`config.mk`:
```
export PLATFORM = sky130hd
export DESIGN_NAME = sdram_controller
export DESIGN_NICKNAME = sdram_controller
export VERILOG_FILES = /design/flow/design.v
export SDC_FILE = /design/flow/constraint.sdc
export NUM_CORES = 4
export LEC_CHECK = 0
export CAP_MARGIN = 0
export CORE_MARGIN = 2
export CORE_UTILIZATION = 72
export CTS_CLUSTER_DIAMETER = 103
export CTS_CLUSTER_SIZE = 35
export PLACE_DENSITY_LB_ADDON = 0.28
export SLEW_MARGIN = 35
export TNS_END_PERCENT = 5
```
`constraint.sdc`:
```
create_clock -name core_clock -period 2.58 [get_ports {clk}]
set_input_delay 0.5160 -clock core_clock [delete_from_list [all_inputs] [get_ports {clk}]]
set_output_delay 0.5160 -clock core_clock [all_outputs]
set_load 0.01 [all_outputs]
```
`design.v`:
```
module sdram_controller (
    wr_addr,
    wr_data,
    wr_enable,
    rd_addr,
    rd_data,
    rd_ready,
    rd_enable,
    busy, rst_n, clk,
    addr, bank_addr, data_in, data_out, data_oe, clock_enable, cs_n, ras_n, cas_n, we_n,
    data_mask_low, data_mask_high
);
parameter ROW_WIDTH = 13;
parameter COL_WIDTH = 9;
parameter BANK_WIDTH = 2;
parameter SDRADDR_WIDTH = ROW_WIDTH > COL_WIDTH ? ROW_WIDTH : COL_WIDTH;
parameter HADDR_WIDTH = BANK_WIDTH + ROW_WIDTH + COL_WIDTH;
parameter CLK_FREQUENCY = 133;   
parameter REFRESH_TIME =  32;    
parameter REFRESH_COUNT = 8192;  
localparam CYCLES_BETWEEN_REFRESH = ( CLK_FREQUENCY
                                      * 1_000
                                      * REFRESH_TIME
                                    ) / REFRESH_COUNT;
localparam IDLE      = 5'b00000;
localparam INIT_NOP1 = 5'b01000,
           INIT_PRE1 = 5'b01001,
           INIT_NOP1_1=5'b00101,
           INIT_REF1 = 5'b01010,
           INIT_NOP2 = 5'b01011,
           INIT_REF2 = 5'b01100,
           INIT_NOP3 = 5'b01101,
           INIT_LOAD = 5'b01110,
           INIT_NOP4 = 5'b01111;
localparam REF_PRE  =  5'b00001,
           REF_NOP1 =  5'b00010,
           REF_REF  =  5'b00011,
           REF_NOP2 =  5'b00100;
localparam READ_ACT  = 5'b10000,
           READ_NOP1 = 5'b10001,
           READ_CAS  = 5'b10010,
           READ_NOP2 = 5'b10011,
           READ_READ = 5'b10100;
localparam WRIT_ACT  = 5'b11000,
           WRIT_NOP1 = 5'b11001,
           WRIT_CAS  = 5'b11010,
           WRIT_NOP2 = 5'b11011;
localparam CMD_PALL = 8'b10010001,
           CMD_REF  = 8'b10001000,
           CMD_NOP  = 8'b10111000,
           CMD_MRS  = 8'b10000000,
           CMD_BACT = 8'b10011000,
           CMD_READ = 8'b10101001,
           CMD_WRIT = 8'b10100001;
input  [HADDR_WIDTH-1:0]   wr_addr;
input  [15:0]              wr_data;
input                      wr_enable;
input  [HADDR_WIDTH-1:0]   rd_addr;
output [15:0]              rd_data;
input                      rd_enable;
output                     rd_ready;
output                     busy;
input                      rst_n;
input                      clk;
output [SDRADDR_WIDTH-1:0] addr;
output [BANK_WIDTH-1:0]    bank_addr;
input  [15:0]              data_in;
output [15:0]              data_out;
output                     data_oe;
output                     clock_enable;
output                     cs_n;
output                     ras_n;
output                     cas_n;
output                     we_n;
output                     data_mask_low;
output                     data_mask_high;
reg  [HADDR_WIDTH-1:0]   haddr_r;
reg  [15:0]              wr_data_r;
reg  [15:0]              rd_data_r;
reg                      busy;
reg                      data_mask_low_r;
reg                      data_mask_high_r;
reg [SDRADDR_WIDTH-1:0]  addr_r;
reg [BANK_WIDTH-1:0]     bank_addr_r;
reg                      rd_ready_r;
wire                     data_mask_low, data_mask_high;
assign data_mask_high = data_mask_high_r;
assign data_mask_low  = data_mask_low_r;
assign rd_data        = rd_data_r;
reg [3:0] state_cnt;
reg [9:0] refresh_cnt;
reg [7:0] command;
reg [4:0] state;
reg [7:0] command_nxt;
reg [3:0] state_cnt_nxt;
reg [4:0] next;
assign {clock_enable, cs_n, ras_n, cas_n, we_n} = command[7:3];
assign bank_addr      = (state[4]) ? bank_addr_r : command[2:1];
assign addr           = (state[4] | state == INIT_LOAD) ? addr_r : { {SDRADDR_WIDTH-11{1'b0}}, command[0], 10'd0 };
assign data_out = wr_data_r;
assign data_oe  = (state == WRIT_CAS);
assign rd_ready = rd_ready_r;
always @ (posedge clk)
  if (~rst_n)
    begin
    state <= INIT_NOP1;
    command <= CMD_NOP;
    state_cnt <= 4'hf;
    haddr_r <= {HADDR_WIDTH{1'b0}};
    wr_data_r <= 16'b0;
    rd_data_r <= 16'b0;
    busy <= 1'b0;
    end
  else
    begin
    state <= next;
    command <= command_nxt;
    if (!state_cnt)
      state_cnt <= state_cnt_nxt;
    else
      state_cnt <= state_cnt - 1'b1;
    if (wr_enable)
      wr_data_r <= wr_data;
    if (state == READ_READ)
      begin
      rd_data_r <= data_in;
      rd_ready_r <= 1'b1;
      end
    else
      rd_ready_r <= 1'b0;
    busy <= state[4];
    if (rd_enable)
      haddr_r <= rd_addr;
    else if (wr_enable)
      haddr_r <= wr_addr;
    end
always @ (posedge clk)
 if (~rst_n)
   refresh_cnt <= 10'b0;
 else
   if (state == REF_NOP2)
     refresh_cnt <= 10'b0;
   else
     refresh_cnt <= refresh_cnt + 1'b1;
always @*
begin
    if (state[4])
      {data_mask_low_r, data_mask_high_r} = 2'b00;
    else
      {data_mask_low_r, data_mask_high_r} = 2'b11;
   bank_addr_r = 2'b00;
   addr_r = {SDRADDR_WIDTH{1'b0}};
   if (state == READ_ACT | state == WRIT_ACT)
     begin
     bank_addr_r = haddr_r[HADDR_WIDTH-1:HADDR_WIDTH-(BANK_WIDTH)];
     addr_r = haddr_r[HADDR_WIDTH-(BANK_WIDTH+1):HADDR_WIDTH-(BANK_WIDTH+ROW_WIDTH)];
     end
   else if (state == READ_CAS | state == WRIT_CAS)
     begin
     bank_addr_r = haddr_r[HADDR_WIDTH-1:HADDR_WIDTH-(BANK_WIDTH)];
     addr_r = {
               {SDRADDR_WIDTH-(11){1'b0}},
               1'b1,                        
               {10-COL_WIDTH{1'b0}},
               haddr_r[COL_WIDTH-1:0]
              };
     end
   else if (state == INIT_LOAD)
     begin
     addr_r = {{SDRADDR_WIDTH-10{1'b0}}, 10'b1000110000};
     end
end
always @*
begin
   state_cnt_nxt = 4'd0;
   command_nxt = CMD_NOP;
   if (state == IDLE)
        if (refresh_cnt >= CYCLES_BETWEEN_REFRESH)
          begin
          next = REF_PRE;
          command_nxt = CMD_PALL;
          end
        else if (rd_enable)
          begin
          next = READ_ACT;
          command_nxt = CMD_BACT;
          end
        else if (wr_enable)
          begin
          next = WRIT_ACT;
          command_nxt = CMD_BACT;
          end
        else
          begin
          next = IDLE;
          end
    else
      if (!state_cnt)
        case (state)
          INIT_NOP1:
            begin
            next = INIT_PRE1;
            command_nxt = CMD_PALL;
            end
          INIT_PRE1:
            begin
            next = INIT_NOP1_1;
            end
          INIT_NOP1_1:
            begin
            next = INIT_REF1;
            command_nxt = CMD_REF;
            end
          INIT_REF1:
            begin
            next = INIT_NOP2;
            state_cnt_nxt = 4'd7;
            end
          INIT_NOP2:
            begin
            next = INIT_REF2;
            command_nxt = CMD_REF;
            end
          INIT_REF2:
            begin
            next = INIT_NOP3;
            state_cnt_nxt = 4'd7;
            end
          INIT_NOP3:
            begin
            next = INIT_LOAD;
            command_nxt = CMD_MRS;
            end
          INIT_LOAD:
            begin
            next = INIT_NOP4;
            state_cnt_nxt = 4'd1;
            end
          REF_PRE:
            begin
            next = REF_NOP1;
            end
          REF_NOP1:
            begin
            next = REF_REF;
            command_nxt = CMD_REF;
            end
          REF_REF:
            begin
            next = REF_NOP2;
            state_cnt_nxt = 4'd7;
            end
          WRIT_ACT:
            begin
            next = WRIT_NOP1;
            state_cnt_nxt = 4'd1;
            end
          WRIT_NOP1:
            begin
            next = WRIT_CAS;
            command_nxt = CMD_WRIT;
            end
          WRIT_CAS:
            begin
            next = WRIT_NOP2;
            state_cnt_nxt = 4'd1;
            end
          READ_ACT:
            begin
            next = READ_NOP1;
            state_cnt_nxt = 4'd1;
            end
          READ_NOP1:
            begin
            next = READ_CAS;
            command_nxt = CMD_READ;
            end
          READ_CAS:
            begin
            next = READ_NOP2;
            state_cnt_nxt = 4'd1;
            end
          READ_NOP2:
            begin
            next = READ_READ;
            end
          default:
            begin
            next = IDLE;
            end
          endcase
      else
        begin
        next = state;
        command_nxt = command;
        end
end
endmodule
```
`run.sh`:
```
#!/bin/bash
# the make line also repeats each setting of config.mk as NAME=value (left out here)
make -C /OpenROAD-flow-scripts/flow DESIGN_CONFIG=/design/flow/config.mk WORK_HOME=/design/flow/orfs CLKGATE_MAP_FILE= finish
```
==> results of run 1 <==
==> summary.txt, run 1 <==
yosys + openroad results -> status stopped before the end, Exit stage 3_3_place_gp, run-stopping error [ERROR FLW-0024] Place density exceeds 1.0 (current PLACE_DENSITY_LB_ADDON =  0.28). Please check if the value of  PLACE_DENSITY_LB_ADDON is between 0 and 0.99., Synth Seq Share 0.440, top cells, area dfxtp_1 (43%), mux2i_1 (13%), nor2_1 (8.4%), a21oi_1 (5.7%), nand2_1 (4.7%), XOR Share, Synth 0.0166, core area 0.00557 mm^2, syn nets 588, # Cells Yosys 494, Cell Type Count 58, syn_area_per_cell 8.52 um^2, dominant register cell dfxtp_1, yosys simple share 0.208, synth warn 1, Die Size 0.00647 mm^2, mapped cell area 0.00421 mm^2, die height 80.5 um, Initial Util 0.755, top comb family, area simple AND/OR/NAND/NOR gates, area reported by Yosys stat 0.00421 mm^2, Die Wd 80.5 um, adder-cell share of the synthesized area 0.0297, Synth top cell by count nor2_1, Synth mux share 0.130, compound-gate portion of the synthesized area 0.126, area leader, netlist dfxtp_1, Synth top cells by count nor2_1 (94), dfxtp_1 (91), mux2i_1 (53), nand2_1 (53), a21oi_1 (48), Site Rows 27, Cells after Synth 494, Post-synth EDFFs 1, Top Ports 141, ys async rst share 0, Area leader share 0.433, Flops after synth 92
==> run 2, diff against run 1 <==
- CORE_UTILIZATION: 72 -> 63
- CTS_CLUSTER_DIAMETER: 103 -> 105
- CTS_CLUSTER_SIZE: 35 -> 29
- PLACE_DENSITY: unset -> 0.35
- PLACE_DENSITY_LB_ADDON: 0.28 -> unset
- SLEW_MARGIN: 35 -> 30
- TNS_END_PERCENT: 5 -> unset
- clock period: 2.58 -> 2.34 ns (I/O delays scaled with it)
==> summary.txt, run 2 <==
yosys + openroad results -> status stopped before the end, Exit stage 5_1_grt, run-stopping error [ERROR GRT-0232] Routing congestion too high. Check the congestion heatmap in the GUI., yosys simple share 0.208 (unchanged), Top Ports 141 (unchanged), Synth Seq Share 0.440 (unchanged), dominant register cell dfxtp_1, Synth top cells by count nor2_1 (94), dfxtp_1 (91), mux2i_1 (53), nand2_1 (53), a21oi_1 (48), Cells after Synth 494 (unchanged), mapped cell area 0.00421 mm^2 (unchanged), Post-DP Area 0.00594 mm^2, Synth mux share 0.130 (unchanged), Synth top cell by count nor2_1, Die Size 0.00735 mm^2 (+14%), Tot GR Track Use 0.957, die height 85.7 um (+6.6%), Final HPWL DP 10.3 mm, H-tree depth 3, Overflow after GRT 599, Area leader share 0.433 (unchanged), top comb family, area simple AND/OR/NAND/NOR gates, compound-gate portion of the synthesized area 0.126 (unchanged), Die Wd 85.7 um (+6.6%), Initial Util 0.655 (-0.0997), clk buf depth 2, Cell Type Count 58 (unchanged), ys async rst share 0 (unchanged), syn_area_per_cell 8.52 um^2 (unchanged), post-cts hold-fix buffer tally 0, area reported by Yosys stat 0.00421 mm^2 (unchanged), area leader, netlist dfxtp_1, Post-synth EDFFs 1 (unchanged), Site Rows 29 (+7.4%), port bufs 138, syn nets 588 (unchanged), # Cells Yosys 494 (unchanged), DP Cell Count 726, adder-cell share of the synthesized area 0.0297 (unchanged), XOR Share, Synth 0.0166 (unchanged), clk root buf clkbuf_8, core area 0.00642 mm^2 (+15%), placer congestion estimate 0.962, top cells, area dfxtp_1 (43%), mux2i_1 (13%), nor2_1 (8.4%), a21oi_1 (5.7%), nand2_1 (4.7%), synth warn 1 (unchanged), TritonCTS Buffers 9, Sink Count 92, Flops after synth 92 (unchanged)
-- run 2: per-stage QoR --
| stage | total power [mW] | setup slack, ns |
|---|---|---|
| CTS | 3.17 | -0.156 |
| detailed placement | 2.08 | -0.219 |
| global placement | 2.05 | -0.135 |
| floorplan | 1.85 | -0.112 |
-- run 2: per-layer routing --
metal	GRT usage	GRT overflow
met3	0.667	3
met4	1.12	160
met5	0.126	0
met1	0.873	6
met2	1.27	430
-- run 2: repair_timing --
item                                    in CTS
pin swaps                                    7
endpoints found under the setup margin      26
setup buffers                                3
gates resized                               35
==> run 3, diff against run 2 <==
- ABC_AREA: unset -> 1
- CAP_MARGIN: 0 -> 20
- CORE_UTILIZATION: 63 -> 72
- CTS_CLUSTER_DIAMETER: 105 -> 373
- CTS_CLUSTER_SIZE: 29 -> 96
- PLACE_DENSITY: 0.35 -> 0.38
- SETUP_SLACK_MARGIN: unset -> -0.5
- SLEW_MARGIN: 30 -> 20
- clock period: 2.34 -> 4.97 ns (I/O delays scaled with it)
==> summary.txt, run 3 <==
yosys + openroad results -> status stopped before the end, mapped cell area 0.00416 mm^2 (-1.2%), Synth Seq Share 0.445 (+0.00543), top cells, area dfxtp_1 (44%), nand2_1 (14%), nor2_1 (8.4%), inv_1 (5.6%), o21ai_0 (5.3%), Flops after synth 92 (unchanged), syn_area_per_cell 7.04 um^2 (-17%), Initial Util 0.750 (+0.0951), Site Rows 27 (-6.9%), Cells after Synth 591 (+20%), Top Ports 141 (unchanged), Synth mux share 0 (-0.130), synth warn 1 (unchanged), Cell Type Count 35 (-40%), Die Wd 80.0 um (-6.7%), core area 0.00554 mm^2 (-14%), XOR Share, Synth 0 (-0.0166), top comb family, area simple AND/OR/NAND/NOR gates, ys async rst share 0 (unchanged), syn nets 685 (+16%), area reported by Yosys stat 0.00416 mm^2 (-1.2%), Synth top cell by count nand2_1, adder-cell share of the synthesized area 0.0301 (+0.000367), die height 80.0 um (-6.7%), area leader, netlist dfxtp_1, yosys simple share 0.308 (+0.100), # Cells Yosys 591 (+20%), Synth top cells by count nand2_1 (157), nor2_1 (93), dfxtp_1 (91), Post-synth EDFFs 1 (unchanged), Die Size 0.00640 mm^2 (-13%), Exit stage 3_3_place_gp, Area leader share 0.438 (+0.00534), compound-gate portion of the synthesized area 0.120 (-0.00627), run-stopping error [ERROR GPL-0301] Utilization 109.328 % exceeds 100%., dominant register cell dfxtp_1
==> run 4, diff against run 3 <==
- ABC_AREA: 1 -> unset
- CORE_ASPECT_RATIO: unset -> 1.16
- CORE_UTILIZATION: 72 -> 56
- CTS_CLUSTER_DIAMETER: 373 -> 211
- CTS_CLUSTER_SIZE: 96 -> unset
- GPL_TIMING_DRIVEN: unset -> 0
- PLACE_DENSITY: 0.38 -> unset
- PLACE_DENSITY_LB_ADDON: unset -> 0.07
- SETUP_SLACK_MARGIN: -0.5 -> unset
- TNS_END_PERCENT: unset -> 65
- clock period: 4.97 -> 7.31 ns (I/O delays scaled with it)
==> summary.txt, run 4 <==
run results: Post-synth EDFFs 1 (unchanged), Routed Antenna Nets 0, clk buf depth 2, DP Worst Slack 2.92 ns, Psw 0.246 mW, clock tree from TritonCTS built, Worst-Margin Slew 0.831 ns, WS Path Type in2reg, syn_area_per_cell 8.52 um^2 (+21%), Fin. Hold Viols 0, clk slew on worst S/H paths 0.09 ns, HP Class reg2reg, CP Data Arrival Time 4.30 ns, # DRC 0, # setup viols final 0, TritonCTS Buffers 9, # Cells Yosys 494 (-16%), Comb. pwr 0.121 mW, synth warn 1 (unchanged), max_slew headroom 0.442, largest net degree at the start of global routing 17, Max Freq 0.247 GHz, Initial Util 0.569 (-0.182), Flops after synth 92 (unchanged), Pint 0.751 mW, dominant register cell dfxtp_1, area reported by Yosys stat 0.00421 mm^2 (+1.2%), Worst EP required 7.56 ns, Final Util 0.796, Final min period 4.05 ns, R2R Path Start state_cnt[0], adder-cell share of the synthesized area 0.0297 (-0.000367), Tot GR Track Use 0.285, WL/cell 15.6 um, Total Nets Final 736, XOR Share, Synth 0.0166 (+0.0166), Overflow after GRT 0, via count 4060, Main power group sequential cells, PwrDens 169 mW/mm^2, Buf/Inv on CP 4, status no timing/DRC/antenna violations, Clock Latency Late Sink 0.36 ns, DRT Pass-1 Iters 5, Hold Crit Start rd_data_r[3], Clk power 0.347 mW, Area leader share 0.433 (-0.00534), Post CTS Setup Buffer Count 0, clk root buf clkbuf_8, Critical Path Start Type input port, Routed WL 11.5 mm, Detailed Route Iter0 Violations 275, crit-path cells clkdlybuf4s50_1 -> clkbuf_1 -> inv_2 -> nor3_1 -> inv_1 -> ha_1 -> nor2b_1 -> or3_1 -> and3_1, mapped cell area 0.00421 mm^2 (+1.2%), ys async rst share 0 (unchanged), Cell Type Count 58 (+66%), H-tree depth 3, worst vdd ir 0.102 mV, Diodes inserted 0, syn nets 588 (-14%), Top Ports 141 (unchanged), CP max stage delay 0.63 ns, area leader, netlist dfxtp_1, Leak 2.35 nW, top comb family, area simple AND/OR/NAND/NOR gates, Max Slew Vio Count 0, Log Warnings 33, setup ws final 3.26 ns, RSZ-0062 raised after global routing false, vias in the first global route 3931, share of power burned in registers 0.530, Critical Path Stages 9, Hold Path Stages 2, initial antenna violation count 0, Synth top cell by count nor2_1, yosys simple share 0.208 (-0.100), worst setup path start rst_n, largest fanout on the critical path 9, Sink Count 92, post-cts hold-fix buffer tally 0, first-pass GRT wire length 18.9 mm, worst reg2reg setup slack 3.60 ns, Synth-to-Final Area Change 40.0%, port bufs 137, placer congestion estimate 0.922, Seq group 0.528 mW, Die Wd 84.5 um (+5.6%), Die Size 0.00823 mm^2 (+29%), die height 97.4 um (+22%), Cells after Synth 494 (-16%), Setup TNS 0 ns, Post-CTS Resized 0, Final HPWL DP 8.67 mm, CP max-delay cell nor3_1, delay-heaviest family, CP buffers and inverters, Sw Ratio 0.247, Comb power frac 0.121, core area 0.00740 mm^2 (+34%), Clock Power Share 0.349, CP endpoint kind flop, Synth top cells by count nor2_1 (94), dfxtp_1 (91), mux2i_1 (53), nand2_1 (53), a21oi_1 (48), Reg2Reg Depth 11, Final Cycle Share 0.554, max-capacitance violation count 0, Synth Seq Share 0.440 (-0.00543), Hold Path Sink rd_data_r[3], Worst Clk Skew 0.0126 ns, compound-gate portion of the synthesized area 0.126 (+0.00627), top cells, area dfxtp_1 (43%), mux2i_1 (13%), nor2_1 (8.4%), a21oi_1 (5.7%), nand2_1 (4.7%), Synth mux share 0.130 (+0.130), Site Rows 34 (+26%), via/cell ratio 5.51
run 4: area by class of cell:
type,instances,area [um^2]
multi-input cells,356,2150
flip-flops and latches,92,1850
fillers,522,1510
repair buffers,137,1370
plain buffers,32,148
clock buffers,9,124
well taps,90,113
clock inverters,7,75.1
inverters,14,55.1
run 4: layer usage:
layer	track usage	share of wire	up-vias
met1	0.349	0.40	1892
met5	0	0	-
met4	0.101	0.024	0
li1	-	-	1975
met3	0.0620	0.070	25
met2	0.488	0.50	168
run 4: stage by stage:
step | cells | area, um^2 | power [mW] | hold slack [ns]
2_1_floorplan | 494 | 4210 | 0.590 | 0.424
3_3_place_gp | 721 | 5690 | 0.655 | 0.438
3_5_place_dp | 721 | 5690 | 0.660 | 0.447
4_1_cts | 737 | 5890 | 1.00 | 0.462
5_1_grt | 737 | 5890 | 1.04 | 0.489
6_report | 737 | 5890 | 0.997 | 0.461
==> run 5, diff against run 4 <==
- CORE_ASPECT_RATIO: 1.16 -> 0.5
- CORE_UTILIZATION: 56 -> 72
- CTS_CLUSTER_DIAMETER: 211 -> 373
- CTS_CLUSTER_SIZE: unset -> 96
- GPL_TIMING_DRIVEN: 0 -> unset
- PLACE_DENSITY: unset -> 0.38
- PLACE_DENSITY_LB_ADDON: 0.07 -> unset
- TNS_END_PERCENT: 65 -> 10
- clock period: 7.31 -> 4.87 ns (I/O delays scaled with it)
==> summary.txt, run 5 <==
yosys + openroad results -> status stopped before the end, Exit stage 3_3_place_gp, run-stopping error [ERROR GPL-0301] Utilization 108.235 % exceeds 100%., # Cells Yosys 494 (unchanged), area reported by Yosys stat 0.00421 mm^2 (unchanged), Post-synth EDFFs 1 (unchanged), syn_area_per_cell 8.52 um^2 (unchanged), dominant register cell dfxtp_1, Cells after Synth 494 (unchanged), mapped cell area 0.00421 mm^2 (unchanged), Synth Seq Share 0.440 (unchanged), adder-cell share of the synthesized area 0.0297 (unchanged), ys async rst share 0 (unchanged), synth warn 1 (unchanged), top cells, area dfxtp_1 (43%), mux2i_1 (13%), nor2_1 (8.4%), a21oi_1 (5.7%), nand2_1 (4.7%), Top Ports 141 (unchanged), Cell Type Count 58 (unchanged), Die Size 0.00651 mm^2 (-21%), Area leader share 0.433 (unchanged), compound-gate portion of the synthesized area 0.126 (unchanged), Site Rows 19 (-44%), Initial Util 0.757 (+0.188), top comb family, area simple AND/OR/NAND/NOR gates, Flops after synth 92 (unchanged), Die Wd 112 um (+33%), Synth mux share 0.130 (unchanged), syn nets 588 (unchanged), Synth top cell by count nor2_1, yosys simple share 0.208 (unchanged), XOR Share, Synth 0.0166 (unchanged), core area 0.00556 mm^2 (-25%), area leader, netlist dfxtp_1, Synth top cells by count nor2_1 (94), dfxtp_1 (91), mux2i_1 (53), nand2_1 (53), a21oi_1 (48), die height 58.1 um (-40%)
==> run 6, diff against run 5 <==
- CAP_MARGIN: 20 -> 0
- CORE_ASPECT_RATIO: 0.5 -> unset
- CORE_UTILIZATION: 72 -> 65
- CTS_CLUSTER_DIAMETER: 373 -> 103
- CTS_CLUSTER_SIZE: 96 -> 35
- HOLD_SLACK_MARGIN: unset -> 0.3
- PLACE_DENSITY: 0.38 -> unset
- SLEW_MARGIN: 20 -> 35
- TNS_END_PERCENT: 10 -> unset
- clock period: 4.87 -> 2.57 ns (I/O delays scaled with it)
==> summary.txt, run 6 <==
yosys + openroad results -> DP Worst Slack -0.207 ns, Flops after synth 92 (unchanged), yosys simple share 0.208 (unchanged), clk buf depth 2, adder-cell share of the synthesized area 0.0297 (unchanged), Synth top cell by count nor2_1, H-tree depth 3, placer congestion estimate 0.926, XOR Share, Synth 0.0166 (unchanged), area reported by Yosys stat 0.00421 mm^2 (unchanged), Sink Count 92, synth warn 1 (unchanged), syn nets 588 (unchanged), # Cells Yosys 494 (unchanged), clk root buf clkbuf_8, Overflow after GRT 7, port bufs 138, status stopped before the end, top cells, area dfxtp_1 (43%), mux2i_1 (13%), nor2_1 (8.4%), a21oi_1 (5.7%), nand2_1 (4.7%), Cell Type Count 58 (unchanged), top comb family, area simple AND/OR/NAND/NOR gates, Die Size 0.00714 mm^2 (+9.6%), Cells after Synth 494 (unchanged), die height 84.5 um (+45%), DP Cell Count 706, Post-synth EDFFs 1 (unchanged), Synth top cells by count nor2_1 (94), dfxtp_1 (91), mux2i_1 (53), nand2_1 (53), a21oi_1 (48), ys async rst share 0 (unchanged), core area 0.00631 mm^2 (+13%), Synth Seq Share 0.440 (unchanged), Die Wd 84.5 um (-25%), Top Ports 141 (unchanged), syn_area_per_cell 8.52 um^2 (unchanged), Tot GR Track Use 0.652, dominant register cell dfxtp_1, Final HPWL DP 9.78 mm, Initial Util 0.667 (-0.0900), TritonCTS Buffers 9, Area leader share 0.433 (unchanged), run-stopping error [ERROR GRT-0232] Routing congestion too high. Check the congestion heatmap in the GUI., Synth mux share 0.130 (unchanged), mapped cell area 0.00421 mm^2 (unchanged), area leader, netlist dfxtp_1, Exit stage 5_1_grt, compound-gate portion of the synthesized area 0.126 (unchanged), Site Rows 29 (+10)
## run 6: what timing repair did
| action | CTS |
|---|---|
| endpoints found under the setup margin | 23 |
| buffers inserted | 4 |
| hold buffers | 0 |
| hold endpoints to repair | 0 |
| pin swaps | 5 |
| resized | 21 |
## run 6: layer usage
layer  GRT overflow  GRT usage
met1              0      0.622
met2              3      0.911
met3              0      0.403
met4              4      0.700
met5              0     0.0210
## run 6: per-stage QoR
| step | instance area [um^2] | hold slack (ns) | power [mW] |
|---|---|---|---|
| after floorplan | 4220 | 0.424 | 1.68 |
| after global placement | 5760 | 0.442 | 1.86 |
| after detailed placement | 5760 | 0.447 | 1.88 |
| after CTS | 6030 | 0.460 | 2.96 |
==> run 7, diff against run 6 <==
- CAP_MARGIN: 0 -> 20
- CELL_PAD_IN_SITES_DETAIL_PLACEMENT: unset -> 2
- CORE_ASPECT_RATIO: unset -> 0.85
- CORE_MARGIN: 2 -> 3
- CORE_UTILIZATION: 65 -> 54
- CTS_CLUSTER_DIAMETER: 103 -> 230
- CTS_CLUSTER_SIZE: 35 -> 83
- GPL_TIMING_DRIVEN: unset -> 1
- HOLD_SLACK_MARGIN: 0.3 -> 0.05
- MAX_ROUTING_LAYER: unset -> met4
- MIN_ROUTING_LAYER: unset -> met1
- PLACE_DENSITY_LB_ADDON: unset -> 0.13
- SETUP_SLACK_MARGIN: unset -> -0.26
- SLEW_MARGIN: 35 -> 10
- TNS_END_PERCENT: unset -> 60
- clock period: 2.57 -> 4.09 ns (I/O delays scaled with it)
==> summary.txt, run 7 <==
yosys + openroad results -> compound-gate portion of the synthesized area 0.126 (unchanged), Synth top cells by count nor2_1 (94), dfxtp_1 (91), mux2i_1 (53), nand2_1 (53), a21oi_1 (48), Post-synth EDFFs 1 (unchanged), Flops after synth 92 (unchanged), Synth top cell by count nor2_1, port bufs 138 (unchanged), synth warn 1 (unchanged), ys async rst share 0 (unchanged), # Cells Yosys 494 (unchanged), Cell Type Count 58 (unchanged), top comb family, area simple AND/OR/NAND/NOR gates, die height 87.4 um (+3.5%), Synth mux share 0.130 (unchanged), syn_area_per_cell 8.52 um^2 (unchanged), area reported by Yosys stat 0.00421 mm^2 (unchanged), Top Ports 141 (unchanged), Die Size 0.00889 mm^2 (+25%), placer congestion estimate 0.931 (+0.55%), mapped cell area 0.00421 mm^2 (unchanged), XOR Share, Synth 0.0166 (unchanged), top cells, area dfxtp_1 (43%), mux2i_1 (13%), nor2_1 (8.4%), a21oi_1 (5.7%), nand2_1 (4.7%), Area leader share 0.433 (unchanged), core area 0.00751 mm^2 (+19%), Exit stage 3_5_place_dp, adder-cell share of the synthesized area 0.0297 (unchanged), area leader, netlist dfxtp_1, yosys simple share 0.208 (unchanged), run-stopping error [ERROR DPL-0033] detailed placement checks failed during check placement., Initial Util 0.560 (-0.106), status stopped before the end, Cells after Synth 494 (unchanged), dominant register cell dfxtp_1, syn nets 588 (unchanged), Die Wd 102 um (+20%), Synth Seq Share 0.440 (unchanged), Site Rows 29 (unchanged)
run 7: stage by stage:
step | setup slack [ns] | power, mW | area, um^2
after global placement | 0.788 | 1.16 | 5610
after floorplan | 1.18 | 1.06 | 4210
==> run 8, diff against run 7 <==
- CELL_PAD_IN_SITES_DETAIL_PLACEMENT: 2 -> unset
- CORE_ASPECT_RATIO: 0.85 -> unset
- CORE_MARGIN: 3 -> 2
- CORE_UTILIZATION: 54 -> 58
- CTS_CLUSTER_DIAMETER: 230 -> unset
- CTS_CLUSTER_SIZE: 83 -> 96
- GPL_TIMING_DRIVEN: 1 -> unset
- HOLD_SLACK_MARGIN: 0.05 -> unset
- MAX_ROUTING_LAYER: met4 -> unset
- MIN_ROUTING_LAYER: met1 -> unset
- PLACE_DENSITY: unset -> 0.6
- PLACE_DENSITY_LB_ADDON: 0.13 -> unset
- SETUP_SLACK_MARGIN: -0.26 -> unset
- SLEW_MARGIN: 10 -> 20
- TNS_END_PERCENT: 60 -> unset
- clock period: 4.09 -> 3.31 ns (I/O delays scaled with it)
==> summary.txt, run 8 <==
run results: Comb gate area 0.00215 mm^2, max-capacitance violation count 0, via/cell ratio 5.47, Layout fillers 487, Seq group 1.17 mW, Setup crit end addr[10], syn_area_per_cell 8.52 um^2 (unchanged), Cells after Synth 494 (unchanged), clk root buf clkbuf_8, Die Size 0.00795 mm^2 (-11%), Hold Path Sink rd_data_r[2], status no timing/DRC/antenna violations, share of power burned in registers 0.532, WL/cell 15.4 um, mapped cell area 0.00421 mm^2 (unchanged), Site Rows 31 (+6.9%), largest net degree at the start of global routing 51, Final Cycle Share 0.881, worst vdd ir 0.258 mV, Reg2Reg Depth 9, Die Wd 89.2 um (-12%), Worst EP required 2.65 ns, TritonCTS Buffers 9, yosys simple share 0.208 (unchanged), placer congestion estimate 0.893 (-4.2%), # DRC 0, Final Util 0.818, die height 89.2 um (+2.0%), Area leader share 0.433 (unchanged), Diodes inserted 0, Max Slew Vio Count 0, Log Warnings 35, Fin. Hold Viols 0, clk slew on worst S/H paths 0.09 ns, CP Data Arrival Time 2.25 ns, Comb power frac 0.119, Sw Ratio 0.244, Buf/Inv on CP 2, port bufs 138 (unchanged), largest fanout on the critical path 8, Comb. pwr 0.261 mW, Top Ports 141 (unchanged), XOR Share, Synth 0.0166 (unchanged), H-tree depth 3, vias in the first global route 3617, RSZ-0062 raised after global routing false, WS Path Type reg2out, post-cts hold-fix buffer tally 0, # Cells Yosys 494 (unchanged), via count 3963, area leader, netlist dfxtp_1, initial antenna violation count 0, CP max stage delay 0.59 ns, worst reg2reg setup slack 0.61 ns, Psw 0.534 mW, Worst-Margin Slew 0.709 ns, Routed WL 11.2 mm, top cells, area dfxtp_1 (43%), mux2i_1 (13%), nor2_1 (8.4%), a21oi_1 (5.7%), nand2_1 (4.7%), Critical Path Stages 4, top comb family, area simple AND/OR/NAND/NOR gates, Max Freq 0.343 GHz, Leak 2.34 nW, CP endpoint kind primary output, Synth mux share 0.130 (unchanged), compound-gate portion of the synthesized area 0.126 (unchanged), R2R Path Start state_cnt[0], first-pass GRT wire length 17.0 mm, Final min period 2.91 ns, Clock Power Share 0.349, Hold Crit Start rd_data_r[2], HP Class reg2reg, synth warn 1 (unchanged), Hold Path Stages 2, Register Area 0.00185 mm^2, syn nets 588 (unchanged), Initial Util 0.590 (+0.0294), Synth top cell by count nor2_1, Flops after synth 92 (unchanged), Final HPWL DP 8.34 mm, Synth top cells by count nor2_1 (94), dfxtp_1 (91), mux2i_1 (53), nand2_1 (53), a21oi_1 (48), delay-heaviest family, CP buffers and inverters, Synth-to-Final Area Change 38.6%, # setup viols final 0, Worst Clk Skew 0.00634 ns, clk buf depth 2, Clock Latency Late Sink 0.35 ns, Pint 1.66 mW, Clk power 0.764 mW, CP max-delay cell clkdlybuf4s50_1, Tot GR Track Use 0.277, area reported by Yosys stat 0.00421 mm^2 (unchanged), Main power group sequential cells, Routed Antenna Nets 0, clock tree from TritonCTS built, max_slew headroom 0.527, DRT Pass-1 Iters 6, Cell Type Count 58 (unchanged), crit-path cells inv_1 -> or3_1 -> o21ai_0 -> clkdlybuf4s50_1, Synth Seq Share 0.440 (unchanged), dominant register cell dfxtp_1, Post CTS Setup Buffer Count 0, Detailed Route Iter0 Violations 176, adder-cell share of the synthesized area 0.0297 (unchanged), ys async rst share 0 (unchanged), Post-synth EDFFs 1 (unchanged), Sink Count 92, worst setup path start state[4], Setup TNS 0 ns, Total Nets Final 715, Overflow after GRT 0, Critical Path Start Type flop, PwrDens 376 mW/mm^2, Post-CTS Resized 0, core area 0.00714 mm^2 (-5.0%)
-- run 8: final cells by class --
cell class	instances	share of cell area
inverter	14	0.00943
tap	99	0.0212
timing repair buffer	148	0.249
sequential	92	0.317
clock inverter	7	0.0129
multi-input combinational	356	0.369
clock buffer	9	0.0212
-- run 8: through the flow --
step	power [mW]	std cells	setup slack, ns	hold slack, ns	cell area, um^2
after global placement	1.44	709	0.359	0.439	5640
final	2.19	725	0.395	0.458	5840
after CTS	2.20	725	0.363	0.460	5840
after floorplan	1.30	494	0.404	0.424	4210
after detailed placement	1.45	709	0.313	0.447	5640
after global routing	2.26	725	0.298	0.480	5840
-- run 8: routing by layer --
layer	GRT usage	vias to the layer above	share of wire
met5	0	-	0
li1	-	1931	-
met1	0.324	1845	0.40
met4	0.111	0	0.024
met2	0.495	165	0.50
met3	0.0536	22	0.075
==> run 9, diff against run 8 <==
- ABC_AREA: unset -> 1
- CORE_ASPECT_RATIO: unset -> 0.5
- CORE_UTILIZATION: 58 -> 72
- CTS_CLUSTER_DIAMETER: unset -> 373
- PLACE_DENSITY: 0.6 -> 0.38
- clock period: 3.31 -> 4.49 ns (I/O delays scaled with it)
==> summary.txt, run 9 <==
yosys + openroad results -> area reported by Yosys stat 0.00416 mm^2 (-1.2%), adder-cell share of the synthesized area 0.0301 (+0.000367), Initial Util 0.754 (+0.164), yosys simple share 0.308 (+0.100), Cell Type Count 35 (-40%), Synth top cells by count nand2_1 (157), nor2_1 (93), dfxtp_1 (91), top cells, area dfxtp_1 (44%), nand2_1 (14%), nor2_1 (8.4%), inv_1 (5.6%), o21ai_0 (5.3%), Post-synth EDFFs 1 (unchanged), Die Wd 111 um (+25%), Site Rows 19 (-39%), ys async rst share 0 (unchanged), Exit stage 3_3_place_gp, Top Ports 141 (unchanged), Flops after synth 92 (unchanged), status stopped before the end, Area leader share 0.438 (+0.00534), Synth top cell by count nand2_1, Synth Seq Share 0.445 (+0.00543), synth warn 1 (unchanged), Cells after Synth 591 (+20%), run-stopping error [ERROR GPL-0301] Utilization 109.858 % exceeds 100%., # Cells Yosys 591 (+20%), top comb family, area simple AND/OR/NAND/NOR gates, Synth mux share 0 (-0.130), syn_area_per_cell 7.04 um^2 (-17%), die height 57.7 um (-35%), mapped cell area 0.00416 mm^2 (-1.2%), Die Size 0.00644 mm^2 (-19%), core area 0.00552 mm^2 (-23%), XOR Share, Synth 0 (-0.0166), dominant register cell dfxtp_1, compound-gate portion of the synthesized area 0.120 (-0.00627), syn nets 685 (+16%), area leader, netlist dfxtp_1
==> run 10, diff against run 9 <==
- ABC_AREA: 1 -> unset
- CELL_PAD_IN_SITES_DETAIL_PLACEMENT: unset -> 0
- CORE_ASPECT_RATIO: 0.5 -> 1.65
- CORE_MARGIN: 2 -> 3
- CORE_UTILIZATION: 72 -> 51
- CTS_CLUSTER_DIAMETER: 373 -> 351
- GPL_TIMING_DRIVEN: unset -> 1
- HOLD_SLACK_MARGIN: unset -> 0.06
- MAX_ROUTING_LAYER: unset -> met5
- MIN_ROUTING_LAYER: unset -> met1
- PLACE_DENSITY: 0.38 -> unset
- PLACE_DENSITY_LB_ADDON: unset -> 0.19
- SETUP_SLACK_MARGIN: unset -> -0.26
- SLEW_MARGIN: 20 -> 10
- TNS_END_PERCENT: unset -> 60
- clock period: 4.49 -> 4.09 ns (I/O delays scaled with it)
==> summary.txt, run 10 <==
run results: Final min period 3.31 ns, area reported by Yosys stat 0.00421 mm^2 (+1.2%), Log Warnings 33, post-layout instance count excluding filler cells 734, Synth-to-Final Area Change 41.8%, Pint 1.64 mW, RSZ-0062 raised after global routing false, Worst-Margin Slew 0.827 ns, adder-cell share of the synthesized area 0.0297 (-0.000367), XOR Share, Synth 0.0166 (+0.0166), Worst Clk Skew 0.00645 ns, via/cell ratio 5.31, Synth mux share 0.130 (+0.130), CP max-delay cell nor3_1, area leader, netlist dfxtp_1, status no timing/DRC/antenna violations, first-pass GRT wire length 18.5 mm, Cell Type Count 58 (+66%), core area 0.00804 mm^2 (+46%), Overflow after GRT 0, Hold Path Stages 2, HP Class reg2reg, H-tree depth 3, dominant register cell dfxtp_1, Sink Count 92, Comb. pwr 0.208 mW, Synth top cells by count nor2_1 (94), dfxtp_1 (91), mux2i_1 (53), nand2_1 (53), a21oi_1 (48), ys async rst share 0 (unchanged), syn nets 588 (-14%), Initial Util 0.523 (-0.230), Reg2Reg Depth 9, Flops after synth 92 (unchanged), via count 3901, # setup viols final 0, Hold Path Sink rd_data_r[2], share of power burned in registers 0.455, TritonCTS Buffers 9, clk buf depth 2, Comb power frac 0.100, PwrDens 348 mW/mm^2, vias in the first global route 4023, Post-CTS Resized 0, delay-heaviest family, CP simple AND/OR/NAND/NOR gates, Final Cycle Share 0.810, yosys simple share 0.208 (-0.100), WL/cell 15.4 um, Psw 0.434 mW, setup ws final 0.779 ns, Main power group sequential cells, Seq group 0.946 mW, max_slew headroom 0.445, CP max stage delay 0.66 ns, clock tree from TritonCTS built, largest fanout on the critical path 8, Tot GR Track Use 0.247, # DRC 0, syn_area_per_cell 8.52 um^2 (+21%), Routed Antenna Nets 0, DP Worst Slack 0.823 ns, Cells after Synth 494 (-16%), # Cells Yosys 494 (-16%), Routed WL 11.3 mm, placer congestion estimate 0.858, Die Size 0.00941 mm^2 (+46%), clk slew on worst S/H paths 0.06 ns, Clock Power Share 0.445, CP endpoint kind primary output, Site Rows 42 (+23), Leak 2.38 nW, largest net degree at the start of global routing 61, Top Ports 141 (unchanged), max-capacitance violation count 0, Max Slew Vio Count 0, Setup TNS 0 ns, die height 123 um (+110%), worst vdd ir 0.270 mV, Sw Ratio 0.209, worst reg2reg setup slack 1.33 ns, clk root buf clkbuf_16, Critical Path Stages 5, compound-gate portion of the synthesized area 0.126 (+0.00627), DP Cell Count 718, synth warn 1 (unchanged), Clk power 0.924 mW, top cells, area dfxtp_1 (43%), mux2i_1 (13%), nor2_1 (8.4%), a21oi_1 (5.7%), nand2_1 (4.7%), Total Nets Final 713, Final HPWL DP 8.22 mm, Setup crit end addr[5], initial antenna violation count 2, Worst EP required 3.27 ns, port bufs 138, CP Data Arrival Time 2.49 ns, top comb family, area simple AND/OR/NAND/NOR gates, Buf/Inv on CP 2, Area leader share 0.433 (-0.00534), WS Path Type reg2out, Die Wd 76.7 um (-31%), Max Freq 0.302 GHz, R2R Path Start state_cnt[0], Synth top cell by count nor2_1, DRT Pass-1 Iters 4, post-cts hold-fix buffer tally 0, Synth Seq Share 0.440 (-0.00543), Post-synth EDFFs 1 (unchanged), Tot Pwr 2.08 mW, mapped cell area 0.00421 mm^2 (+1.2%), Post CTS Setup Buffer Count 0, Final Util 0.742, Clock Latency Late Sink 0.34 ns, Detailed Route Iter0 Violations 236, worst setup path start state[4], Hold Crit Start rd_data_r[2], Fin. Hold Viols 0, Critical Path Start Type flop, crit-path cells inv_1 -> nor3_1 -> nor2_1 -> a21oi_1 -> clkdlybuf4s50_1
[run 10: area by class of cell]
type / instances / area (um^2)
antenna: 2 / 5.00
clock buffer: 9 / 225
clock inverter: 5 / 101
fill: 617 / 2070
inverter: 14 / 55.1
multi-input combinational: 356 / 2150
sequential: 92 / 1850
tap: 110 / 138
timing repair buffer: 146 / 1440
[run 10: routing by layer]
layer | global-route usage | vias up | share of wire
met1 | 0.244 | 1817 | 0.36
met4 | 0.132 | 0 | 0.038
met3 | 0.0764 | 29 | 0.064
li1 | - | 1925 | -
met5 | 0 | - | 0
met2 | 0.456 | 130 | 0.54
[run 10: through the flow]
stage | instance area [um^2] | hold WS, ns
6_report | 5970 | 0.453
3_3_place_gp | 5640 | 0.440
4_1_cts | 5960 | 0.455
5_1_grt | 5970 | 0.475
3_5_place_dp | 5640 | 0.442
2_1_floorplan | 4210 | 0.424
==> run 11, diff against run 10 <==
- CELL_PAD_IN_SITES_DETAIL_PLACEMENT: 0 -> 1
- CORE_ASPECT_RATIO: 1.65 -> unset
- CORE_MARGIN: 3 -> 2
- CORE_UTILIZATION: 51 -> 40
- CTS_CLUSTER_DIAMETER: 351 -> unset
- CTS_CLUSTER_SIZE: 96 -> unset
- GPL_ROUTABILITY_DRIVEN: unset -> 0
- GPL_TIMING_DRIVEN: 1 -> unset
- HOLD_SLACK_MARGIN: 0.06 -> 0.07
- MAX_ROUTING_LAYER: met5 -> met4
- MIN_ROUTING_LAYER: met1 -> met2
- PLACE_DENSITY: unset -> 0.56
- PLACE_DENSITY_LB_ADDON: 0.19 -> unset
- SETUP_SLACK_MARGIN: -0.26 -> unset
- SLEW_MARGIN: 10 -> 20
- TNS_END_PERCENT: 60 -> unset
- clock period: 4.09 -> 7.5 ns (I/O delays scaled with it)
==> summary.txt, run 11 <==
run results: Final HPWL DP 9.17 mm (+11%), Routed Antenna Nets 0 (unchanged), Worst-Margin Slew 0.955 ns (+0.128 ns), max-capacitance violation count 0 (unchanged), top comb family, area simple AND/OR/NAND/NOR gates, Flops after synth 92 (unchanged), RSZ-0062 raised after global routing false, CP max-delay cell nor3_1, post-cts hold-fix buffer tally 0 (unchanged), Max Freq 0.238 GHz, via count 5390 (+38%), # Cells Yosys 494 (unchanged), Main power group sequential cells, Reg2Reg Depth 8 (-1), via/cell ratio 7.12 (+34%), Clock Latency Late Sink 0.38 ns (+0.04 ns), Layout fillers 1246 (+100%), Overflow after GRT 0 (unchanged), Die Size 0.0114 mm^2 (+21%), HP Class reg2reg, Critical Path Start Type flop, area reported by Yosys stat 0.00421 mm^2 (unchanged), Sink Count 92 (unchanged), clk buf depth 2 (unchanged), CP Data Arrival Time 2.71 ns (+0.22 ns), DRT Pass-1 Iters 5 (+1), Diodes inserted 0 (-2), Synth Seq Share 0.440 (unchanged), initial antenna violation count 0 (-2), WS Path Type reg2out, die height 107 um (-13%), Die Wd 107 um (+39%), busiest grt layer met2, Post CTS Setup Buffer Count 0 (unchanged), Sw Ratio 0.254 (+0.0454), H-tree depth 3 (unchanged), XOR Share, Synth 0.0166 (unchanged), Log Warnings 34 (+3.0%), setup ws final 3.29 ns (+2.52 ns), TritonCTS Buffers 9 (unchanged), Comb. pwr 0.115 mW (-45%), Cell Type Count 58 (unchanged), Worst Clk Skew 0.00570 ns (-0.000754 ns), max_slew headroom 0.359 (-0.0860), Comb power frac 0.116 (+0.016), Total Nets Final 710 (-0.42%), Top Ports 141 (unchanged), Synth-to-Final Area Change 39.1%, Routed WL 12.8 mm (+13%), GR Util met2 0.429 (-0.0278), Detailed Route Iter0 Violations 596 (+150%), Synth top cell by count nor2_1, ys async rst share 0 (unchanged), Clk power 0.363 mW (-61%), CP endpoint kind primary output, status no timing/DRC/antenna violations, Area leader share 0.433 (unchanged), adder-cell share of the synthesized area 0.0297 (unchanged), first-pass GRT wire length 20.1 mm (+8.6%), syn nets 588 (unchanged), clk slew on worst S/H paths 0.10 ns (+0.04 ns), dominant register cell dfxtp_1, Buf/Inv on CP 2 (unchanged), Leak 2.31 nW (-2.9%), R2R Path Start state[1], PwrDens 170 mW/mm^2 (-51%), Max Slew Vio Count 0 (unchanged), Hold Crit Start rd_data_r[0], # DRC 0 (unchanged), Setup crit end addr[5], syn_area_per_cell 8.52 um^2 (unchanged), worst vdd ir 0.0799 mV (-70%), mapped cell area 0.00421 mm^2 (unchanged), Hold Path Stages 2 (unchanged), synth warn 1 (unchanged), Initial Util 0.410 (-0.114), port bufs 138 (unchanged), Post-CTS Resized 0 (unchanged), share of power burned in registers 0.518 (+0.063), Final min period 4.21 ns, core area 0.0103 mm^2 (+28%), worst setup path start state[4], Setup TNS 0 ns (unchanged), Clock Power Share 0.366 (-0.079), yosys simple share 0.208 (unchanged), Critical Path Stages 5 (unchanged), Worst EP required 6.00 ns (+2.73 ns), worst reg2reg setup slack 4.20 ns (+2.87 ns), Final Util 0.570 (-0.172), Site Rows 37 (-12%), met3 global-route usage 0.424 (+0.348), # setup viols final 0 (unchanged), compound-gate portion of the synthesized area 0.126 (unchanged), clock tree from TritonCTS built, met1 global-route usage 0 (-0.244), CP max stage delay 0.77 ns (+0.11 ns), top cells, area dfxtp_1 (43%), mux2i_1 (13%), nor2_1 (8.4%), a21oi_1 (5.7%), nand2_1 (4.7%), Post-synth EDFFs 1 (unchanged), Synth top cells by count nor2_1 (94), dfxtp_1 (91), mux2i_1 (53), nand2_1 (53), a21oi_1 (48), Psw 0.253 mW (-42%), Synth mux share 0.130 (unchanged), WL/cell 16.9 um (+9.7%), crit-path cells inv_1 -> nor3_1 -> nor2_1 -> a21oi_1 -> clkdlybuf4s50_1, largest fanout on the critical path 8 (unchanged), Cells after Synth 494 (unchanged), delay-heaviest family, CP simple AND/OR/NAND/NOR gates, Hold Path Sink rd_data_r[0], area leader, netlist dfxtp_1, vias in the first global route 5786 (+44%), clk root buf clkbuf_8, Seq group 0.515 mW (-46%), Tot Pwr 0.994 mW (-52%), Fin. Hold Viols 0 (unchanged), Final Cycle Share 0.561 (-0.249), Tot GR Track Use 0.353 (+0.107), Pint 0.741 mW (-55%), DP Worst Slack 3.08 ns (+2.26 ns), largest net degree at the start of global routing 62 (+1.6%)
==> run 11: layer usage <==
layer / vias up / part of all wire
met5: - / 0
met4: 0 / 0.070
met2: 1463 / 0.54
li1: 1906 / -
met1: 1906 / 0
met3: 115 / 0.39
==> run 11: metrics by stage <==
stage / std cells / hold WS [ns] / area (um^2)
after floorplan: 494 / 0.424 / 4210
after global placement: 740 / 0.441 / 5640
after detailed placement: 740 / 0.435 / 5640
after CTS: 756 / 0.460 / 5850
after global routing: 757 / 0.473 / 5860
final: 757 / 0.460 / 5860
==> run 11: area by class of cell <==
class / instances / area, um^2 / share of cell area
clock inverters: 6 / 72.6 / 0.0124
flip-flops and latches: 92 / 1850 / 0.316
repair buffers: 143 / 1410 / 0.241
multi-input cells: 356 / 2150 / 0.368
inverters: 14 / 55.1 / 0.00940
well taps: 136 / 170 / 0.0291
clock buffers: 10 / 138 / 0.0235
==> run 12, diff against run 11 <==
- CELL_PAD_IN_SITES_DETAIL_PLACEMENT: 1 -> unset
- GPL_ROUTABILITY_DRIVEN: 0 -> unset
- HOLD_SLACK_MARGIN: 0.07 -> unset
- MAX_ROUTING_LAYER: met4 -> unset
- MIN_ROUTING_LAYER: met2 -> unset
- PLACE_DENSITY: 0.56 -> 0.6
- clock period: 7.5 -> 2.75 ns (I/O delays scaled with it)
==> summary.txt, run 12 <==
run results: status no timing/DRC/antenna violations, RSZ-0062 raised after global routing false, Leak 2.38 nW (+3.0%), area reported by Yosys stat 0.00421 mm^2 (unchanged), initial antenna violation count 1 (+1), worst reg2reg setup slack 0.13 ns (-4.07 ns), Log Warnings 33 (-2.9%), Clock Power Share 0.334 (-0.032), synth warn 1 (unchanged), dominant register cell dfxtp_1, WS Path Type reg2reg, vias in the first global route 3770 (-35%), Hold Crit Start rd_data_r[15], CP Data Arrival Time 2.87 ns (+0.16 ns), clk root buf clkbuf_8, yosys simple share 0.208 (unchanged), Final Cycle Share 0.952 (+0.391), PwrDens 432 mW/mm^2 (+150%), # setup viols final 0 (unchanged), # Cells Yosys 494 (unchanged), Reg2Reg Depth 9 (+1), # DRC 0 (unchanged), Final HPWL DP 8.30 mm (-9.4%), Pint 1.93 mW (+160%), Area leader share 0.433 (unchanged), via count 3852 (-29%), worst hold slack 0.459 ns (-0.00152 ns), Clk power 0.859 mW (+140%), clk slew on worst S/H paths 0.09 ns (about the same), CP max stage delay 0.45 ns (-0.32 ns), compound-gate portion of the synthesized area 0.126 (unchanged), crit-path cells inv_1 -> ha_1 -> or3b_1 -> and3_1 -> a311o_1 -> ha_1 -> nor2b_1 -> or3_1 -> and3_1, Detailed Route Iter0 Violations 219 (-63%), die height 107 um (unchanged), Total Nets Final 722 (+1.7%), syn nets 588 (unchanged), Top Ports 141 (unchanged), Critical Path Start Type flop, placer congestion estimate 0.899, worst setup path start state_cnt[0], share of power burned in registers 0.545 (+0.027), Setup TNS 0 ns (unchanged), top comb family, area simple AND/OR/NAND/NOR gates, Buf/Inv on CP 1 (-1), clk buf depth 2 (unchanged), Seq group 1.40 mW (+170%), Tot Pwr 2.57 mW (+160%), TritonCTS Buffers 9 (unchanged), worst vdd ir 0.217 mV (+170%), Synth Seq Share 0.440 (unchanged), Routed Antenna Nets 0 (unchanged), Comb. pwr 0.312 mW (+170%), Register Area 0.00185 mm^2 (about the same), Synth top cells by count nor2_1 (94), dfxtp_1 (91), mux2i_1 (53), nand2_1 (53), a21oi_1 (48), largest net degree at the start of global routing 49 (-21%), Flops after synth 92 (unchanged), Main power group sequential cells, Die Wd 107 um (unchanged), Post-synth EDFFs 1 (unchanged), Cells after Synth 494 (unchanged), Final Util 0.579 (+0.00937), Critical Path Stages 9 (+4), post-cts hold-fix buffer tally 0 (unchanged), max-capacitance violation count 0 (unchanged), Comb power frac 0.121 (+0.005), Final min period 2.62 ns, Synth mux share 0.130 (unchanged), core area 0.0103 mm^2 (unchanged), Clock Latency Late Sink 0.36 ns (-0.02 ns), DRT Pass-1 Iters 6 (+1), Hold Path Sink rd_data_r[15], WL/cell 14.8 um (-12%), via/cell ratio 5.00 (-30%), Sink Count 92 (unchanged), Max Slew Vio Count 0 (unchanged), Worst EP required 3.01 ns (-2.99 ns), delay-heaviest family, CP simple AND/OR/NAND/NOR gates, Layout fillers 960 (-23%), R2R Path Start state_cnt[0], area leader, netlist dfxtp_1, Tot GR Track Use 0.208 (-0.145), largest fanout on the critical path 5 (-3), Synth-to-Final Area Change 41.4%, H-tree depth 3 (unchanged), ys async rst share 0 (unchanged), Initial Util 0.410 (unchanged), Hold Path Stages 2 (unchanged), first-pass GRT wire length 18.8 mm (-6.6%), Site Rows 37 (unchanged), adder-cell share of the synthesized area 0.0297 (unchanged), syn_area_per_cell 8.52 um^2 (unchanged), XOR Share, Synth 0.0166 (unchanged), Worst Clk Skew 0.0112 ns (+0.00545 ns), Max Freq 0.382 GHz, Sw Ratio 0.250 (-0.00404), Routed WL 11.4 mm (-11%), Cell Type Count 58 (unchanged), clock tree from TritonCTS built, Fin. Hold Viols 0 (unchanged), Synth top cell by count nor2_1, Comb gate area 0.00218 mm^2 (+1.2%), CP endpoint kind flop, mapped cell area 0.00421 mm^2 (unchanged), Psw 0.644 mW (+150%), port bufs 138 (unchanged), Die Size 0.0114 mm^2 (unchanged), CP max-delay cell or3b_1, top cells, area dfxtp_1 (43%), mux2i_1 (13%), nor2_1 (8.4%), a21oi_1 (5.7%), nand2_1 (4.7%), HP Class reg2reg, Overflow after GRT 0 (unchanged)
==> run 12: timing repair <==
action,CTS,global route
gates resized,2,3
setup endpoints to repair,7,7
buffers inserted,0,0
==> run 12: through the flow <==
| step | setup WS [ns] | instance area, um^2 | instances |
|---|---|---|---|
| 2_1_floorplan | 0.147 | 4220 | 494 |
| 3_3_place_gp | 0.128 | 5750 | 753 |
| 3_5_place_dp | 0.0976 | 5750 | 753 |
| 4_1_cts | 0.0827 | 5940 | 769 |
| 5_1_grt | 0.000403 | 5950 | 770 |
| 6_report | 0.133 | 5950 | 770 |
==> run 12: metal layers <==
layer  wire, um  GRT usage  up-vias  part of all wire
met5          0          0        -                 0
met2       5550      0.355      105              0.49
li1           -          -     1951                 -
met4         93     0.0668        0            0.0081
met3        704     0.0462        4             0.062
met1       5080      0.261     1792              0.44
==> run 12: layout make-up <==
| type | instances | share of cell area |
|---|---|---|
| Clock buffer | 10 | 0.0231 |
| Multi-Input combinational cell | 356 | 0.366 |
| Antenna cell | 1 | 0.000420 |
| Inverter | 14 | 0.00925 |
| Timing Repair Buffer | 155 | 0.253 |
| Clock inverter | 6 | 0.00778 |
| Sequential cell | 92 | 0.311 |
| Tap cell | 136 | 0.0286 |
==> run 13, diff against run 12 <==
- CAP_MARGIN: 20 -> 5
- CELL_PAD_IN_SITES_DETAIL_PLACEMENT: unset -> 0
- CORE_ASPECT_RATIO: unset -> 1.65
- CORE_UTILIZATION: 40 -> 67
- CTS_CLUSTER_SIZE: unset -> 37
- GPL_TIMING_DRIVEN: unset -> 1
- HOLD_SLACK_MARGIN: unset -> -0.09
- MAX_ROUTING_LAYER: unset -> met5
- MIN_ROUTING_LAYER: unset -> met1
- PLACE_DENSITY: 0.6 -> unset
- SETUP_SLACK_MARGIN: unset -> 0.01
- SLEW_MARGIN: 20 -> 30
- TNS_END_PERCENT: unset -> 60
- clock period: 2.75 -> 2.8 ns (I/O delays scaled with it)
==> summary.txt, run 13 <==
run results: crit-path cells inv_2 -> nor3_1 -> buf_4 -> nor2_1 -> a21oi_1 -> clkdlybuf4s50_1, # DRC 0 (unchanged), mapped cell area 0.00421 mm^2 (unchanged), setup ws final -0.0958 ns (-0.229 ns), Clock Latency Late Sink 0.40 ns (+0.04 ns), Max Freq 0.345 GHz, clk root buf clkbuf_8, Final HPWL DP 9.66 mm (+16%), max_slew headroom 0.521, via/cell ratio 7.57 (+51%), initial antenna violation count 0 (-1), Synth mux share 0.130 (unchanged), WS Path Type reg2out, R2R Path Start state_cnt[0], clk buf depth 2 (unchanged), CP Data Arrival Time 2.34 ns (-0.53 ns), worst setup path start state[4], CP max stage delay 0.63 ns (+0.18 ns), die height 106 um (-0.72%), status failed layout checks, Psw 0.761 mW (+18%), top comb family, area simple AND/OR/NAND/NOR gates, Clock Power Share 0.361 (+0.027), clk slew on worst S/H paths 0.10 ns (about the same), compound-gate portion of the synthesized area 0.126 (unchanged), # Cells Yosys 494 (unchanged), Reg2Reg Depth 10 (+1), Overflow after GRT 0 (unchanged), Flops after synth 92 (unchanged), Hold Path Stages 2 (unchanged), Tot Pwr 2.77 mW (+7.6%), Seq group 1.39 mW (about the same), CP endpoint kind primary output, worst hold slack 0.468 ns (+0.00962 ns), delay-heaviest family, CP buffers and inverters, syn nets 588 (unchanged), Comb. pwr 0.375 mW (+20%), Tot GR Track Use 0.601 (+0.392), Sw Ratio 0.275 (+0.0249), Worst EP required 2.24 ns (-0.77 ns), Post-synth EDFFs 1 (unchanged), DRT Pass-1 Iters 25 (+19), Post CTS Setup Buffer Count 0 (unchanged), Cell Type Count 58 (unchanged), Die Wd 65.7 um (-38%), adder-cell share of the synthesized area 0.0297 (unchanged), Comb power frac 0.135 (+0.014), yosys simple share 0.208 (unchanged), top cells, area dfxtp_1 (43%), mux2i_1 (13%), nor2_1 (8.4%), a21oi_1 (5.7%), nand2_1 (4.7%), CP max-delay cell clkdlybuf4s50_1, Initial Util 0.684 (+0.274), area reported by Yosys stat 0.00421 mm^2 (unchanged), Worst-Margin Slew 0.719 ns, worst reg2reg setup slack 0.04 ns (-0.09 ns), largest net degree at the start of global routing 49 (unchanged), Pint 2.01 mW (+4.0%), first-pass GRT wire length 30.2 mm (+61%), Synth top cell by count nor2_1, XOR Share, Synth 0.0166 (unchanged), largest fanout on the critical path 8 (+3), Hold Crit Start rd_data_r[11], Buf/Inv on CP 3 (+2), Fin. Hold Viols 0 (unchanged), max-capacitance violation count 0 (unchanged), Routed Antenna Nets 0 (unchanged), share of power burned in registers 0.504 (-0.041), Detailed Route Iter0 Violations 1339 (+510%), worst vdd ir 0.446 mV (+110%), Log Warnings 39 (+18%), Routed WL 21.3 mm (+87%), Total Nets Final 718 (-0.55%), Final min period 2.90 ns, RSZ-0062 raised after global routing true, Die Size 0.00695 mm^2 (-39%), dominant register cell dfxtp_1, ys async rst share 0 (unchanged), Worst Clk Skew 0.0195 ns (+0.00839 ns), Cells after Synth 494 (unchanged), Hold Path Sink rd_data_r[11], WL/cell 30.2 um (+100%), HP Class reg2reg, vias in the first global route 5311 (+41%), Diodes inserted 0 (-1), Site Rows 37 (unchanged), Synth Seq Share 0.440 (unchanged), Failed Checks negative setup slack, Sink Count 92 (unchanged), via count 5349 (+39%), Max Slew Vio Count 0 (unchanged), PwrDens 468 mW/mm^2 (+8.2%), Top Ports 141 (unchanged), Setup crit end addr[4], clock tree from TritonCTS built, synth warn 1 (unchanged), Critical Path Start Type flop, Area leader share 0.433 (unchanged), port bufs 138 (unchanged), syn_area_per_cell 8.52 um^2 (unchanged), Main power group sequential cells, Clk power 0.999 mW (+16%), Leak 2.37 nW (-0.41%), Synth top cells by count nor2_1 (94), dfxtp_1 (91), mux2i_1 (53), nand2_1 (53), a21oi_1 (48), Synth-to-Final Area Change 40.6%, area leader, netlist dfxtp_1, H-tree depth 3 (unchanged), # setup viols final 1 (+1), core area 0.00616 mm^2 (-40%), TritonCTS Buffers 9 (unchanged), Final Cycle Share 1.03 (+0.0826), Critical Path Stages 6 (-3), placer congestion estimate 1.01 (+13%)
## run 13: metrics by stage
step	worst slack (ns)	instance area, um^2	std cells	setup TNS [ns]	util
finish	-0.0958	5920	707	-0.0958	0.961
global route	-0.164	5920	707	-0.245	0.961
CTS	0.0349	5860	707	0	0.951
detailed placement	-0.0759	5640	691	-0.176	0.916
global placement	0.0574	5640	691	0	0.916
floorplan	0.0416	4210	494	0	-
## run 13: area by class of cell
cell class              count  area (um^2)
multi-input cells         356         2230
flip-flops and latches     92         1860
repair buffers            151         1470
fillers                   135          238
clock buffers              11          151
well taps                  78         97.6
clock inverters             5         58.8
inverters                  14         55.1
## run 13: repair_timing
item / 4_1_cts / 5_1_grt
hold buffers: 0 / 0
pin swaps: 0 / 3
setup endpoints to repair: 5 / 20
resized: 4 / 16
## run 13: layer usage
metal  GRT usage  vias to the layer above  share of wire
met2       0.888                      737           0.44
met1       0.555                     2322           0.28
met4       0.615                        0           0.15
li1            -                     1933              -
met5      0.0583                        -              0
met3       0.305                      357           0.13
==> run 14, diff against run 13 <==
- ABC_AREA: unset -> 0
- CAP_MARGIN: 5 -> 20
- CELL_PAD_IN_SITES_DETAIL_PLACEMENT: 0 -> unset
- CELL_PAD_IN_SITES_GLOBAL_PLACEMENT: unset -> 0
- CORE_ASPECT_RATIO: 1.65 -> unset
- CORE_UTILIZATION: 67 -> 40
- CTS_CLUSTER_SIZE: 37 -> unset
- GPL_TIMING_DRIVEN: 1 -> unset
- HOLD_SLACK_MARGIN: -0.09 -> unset
- MAX_ROUTING_LAYER: met5 -> met4
- MIN_ROUTING_LAYER: met1 -> unset
- PLACE_DENSITY_LB_ADDON: unset -> 0.1
- SETUP_SLACK_MARGIN: 0.01 -> unset
- SLEW_MARGIN: 30 -> 20
- TNS_END_PERCENT: 60 -> 10
- clock period: 2.8 -> 4.38 ns (I/O delays scaled with it)
==> summary.txt, run 14 <==
run results: Clock Power Share 0.338 (-0.023), Routed Antenna Nets 0 (unchanged), WS Path Type reg2out, Post-synth EDFFs 1 (unchanged), setup ws final 0.895 ns (+0.991 ns), Buf/Inv on CP 2 (-1), Comb. pwr 0.194 mW (-48%), Detailed Route Iter0 Violations 153 (-89%), DRT Pass-1 Iters 4 (-84%), R2R Path Start state[1], syn_area_per_cell 8.52 um^2 (unchanged), post-cts hold-fix buffer tally 0 (unchanged), CP endpoint kind primary output, H-tree depth 3 (unchanged), max-capacitance violation count 0 (unchanged), Seq group 0.881 mW (-37%), worst setup path start state[4], Critical Path Stages 5 (-1), CP Data Arrival Time 2.61 ns (+0.27 ns), share of power burned in registers 0.543 (+0.039), Tot Pwr 1.62 mW (-41%), via count 3746 (-30%), RSZ-0062 raised after global routing false, Hold Crit Start rd_data_r[8], Sink Count 92 (unchanged), compound-gate portion of the synthesized area 0.126 (unchanged), Leak 2.31 nW (-2.9%), max_slew headroom 0.392 (-0.128), vias in the first global route 3559 (-33%), Synth Seq Share 0.440 (unchanged), Log Warnings 33 (-15%), Critical Path Start Type flop, Worst-Margin Slew 0.905 ns (+0.186 ns), # DRC 0 (unchanged), Clock Latency Late Sink 0.37 ns (-0.03 ns), adder-cell share of the synthesized area 0.0297 (unchanged), clk root buf clkbuf_8, Pint 1.20 mW (-40%), Routed WL 11.2 mm (-48%), core area 0.0103 mm^2 (+67%), CP max-delay cell nor3_1, clk buf depth 2 (unchanged), port bufs 138 (unchanged), largest net degree at the start of global routing 62 (+27%), Worst Clk Skew 0.0132 ns (-0.00632 ns), Site Rows 37 (unchanged), Post CTS Setup Buffer Count 0 (unchanged), Setup crit end addr[4], Final min period 3.48 ns, Synth top cells by count nor2_1 (94), dfxtp_1 (91), mux2i_1 (53), nand2_1 (53), a21oi_1 (48), Flops after synth 92 (unchanged), Overflow after GRT 0 (unchanged), Max Slew Vio Count 0 (unchanged), Max Freq 0.287 GHz, Psw 0.419 mW (-45%), Reg2Reg Depth 8 (-2), via/cell ratio 4.94 (-35%), ys async rst share 0 (unchanged), worst reg2reg setup slack 1.22 ns (+1.18 ns), Synth mux share 0.130 (unchanged), Fin. Hold Viols 0 (unchanged), Cell Type Count 58 (unchanged), # setup viols final 0 (-1), PwrDens 278 mW/mm^2 (-41%), Synth top cell by count nor2_1, Hold Path Stages 2 (unchanged), HP Class reg2reg, Final HPWL DP 8.07 mm (-16%), Synth-to-Final Area Change 38.9%, worst vdd ir 0.137 mV (-69%), yosys simple share 0.208 (unchanged), XOR Share, Synth 0.0166 (unchanged), largest fanout on the critical path 8 (unchanged), Sw Ratio 0.258 (-0.0170), Die Size 0.0114 mm^2 (+63%), dominant register cell dfxtp_1, synth warn 1 (unchanged), Comb power frac 0.120 (-0.015), top comb family, area simple AND/OR/NAND/NOR gates, Initial Util 0.410 (-0.274), Top Ports 141 (unchanged), Worst EP required 3.50 ns (+1.26 ns), area reported by Yosys stat 0.00421 mm^2 (unchanged), placer congestion estimate 0.889 (-12%), Tot GR Track Use 0.201 (-0.399), Clk power 0.549 mW (-45%), Setup TNS 0 ns (+0.0958 ns), clock tree from TritonCTS built, delay-heaviest family, CP simple AND/OR/NAND/NOR gates, status no timing/DRC/antenna violations, Cells after Synth 494 (unchanged), first-pass GRT wire length 17.8 mm (-41%), Diodes inserted 0 (unchanged), Post-CTS Resized 0 (-4), DP Worst Slack 0.883 ns (+0.959 ns), crit-path cells inv_1 -> nor3_1 -> nor2_1 -> a21oi_1 -> clkdlybuf4s50_1, top cells, area dfxtp_1 (43%), mux2i_1 (13%), nor2_1 (8.4%), a21oi_1 (5.7%), nand2_1 (4.7%), TritonCTS Buffers 9 (unchanged), Total Nets Final 711 (-0.97%), mapped cell area 0.00421 mm^2 (unchanged), Die Wd 107 um (+62%), die height 107 um (+0.73%), CP max stage delay 0.73 ns (+0.10 ns), Final Cycle Share 0.796 (-0.239), initial antenna violation count 0 (unchanged), Hold Path Sink rd_data_r[8], area leader, netlist dfxtp_1, clk slew on worst S/H paths 0.09 ns (about the same), # Cells Yosys 494 (unchanged), Area leader share 0.433 (unchanged), WL/cell 14.8 um (-51%), Main power group sequential cells, syn nets 588 (unchanged)
run 14: metal layers:
metal  global-route usage  up-vias  share of wire
met5                    -        -              0
met4               0.0649        0          0.015
met3               0.0377       15          0.055
met2                0.318      108           0.46
met1                0.262     1694           0.47
li1                     -     1929              -
run 14: per-stage QoR:
step / hold slack [ns] / std cells / area (um^2) / util
after floorplan: 0.424 / 494 / 4210 / -
after global placement: 0.434 / 742 / 5650 / 0.550
after detailed placement: 0.439 / 742 / 5650 / 0.550
after CTS: 0.460 / 758 / 5840 / 0.569
after global routing: 0.478 / 758 / 5840 / 0.569
final: 0.457 / 758 / 5840 / 0.569
run 14: cell type report:
type / instances / area [um^2]
clock buffer: 9 / 124
fill: 985 / 4430
multi-input combinational: 356 / 2150
sequential: 92 / 1850
timing repair buffer: 144 / 1420
tap: 136 / 170
clock inverter: 7 / 67.6
inverter: 14 / 55.1
No activity file was given, so power comes from the tool's default toggle rates.
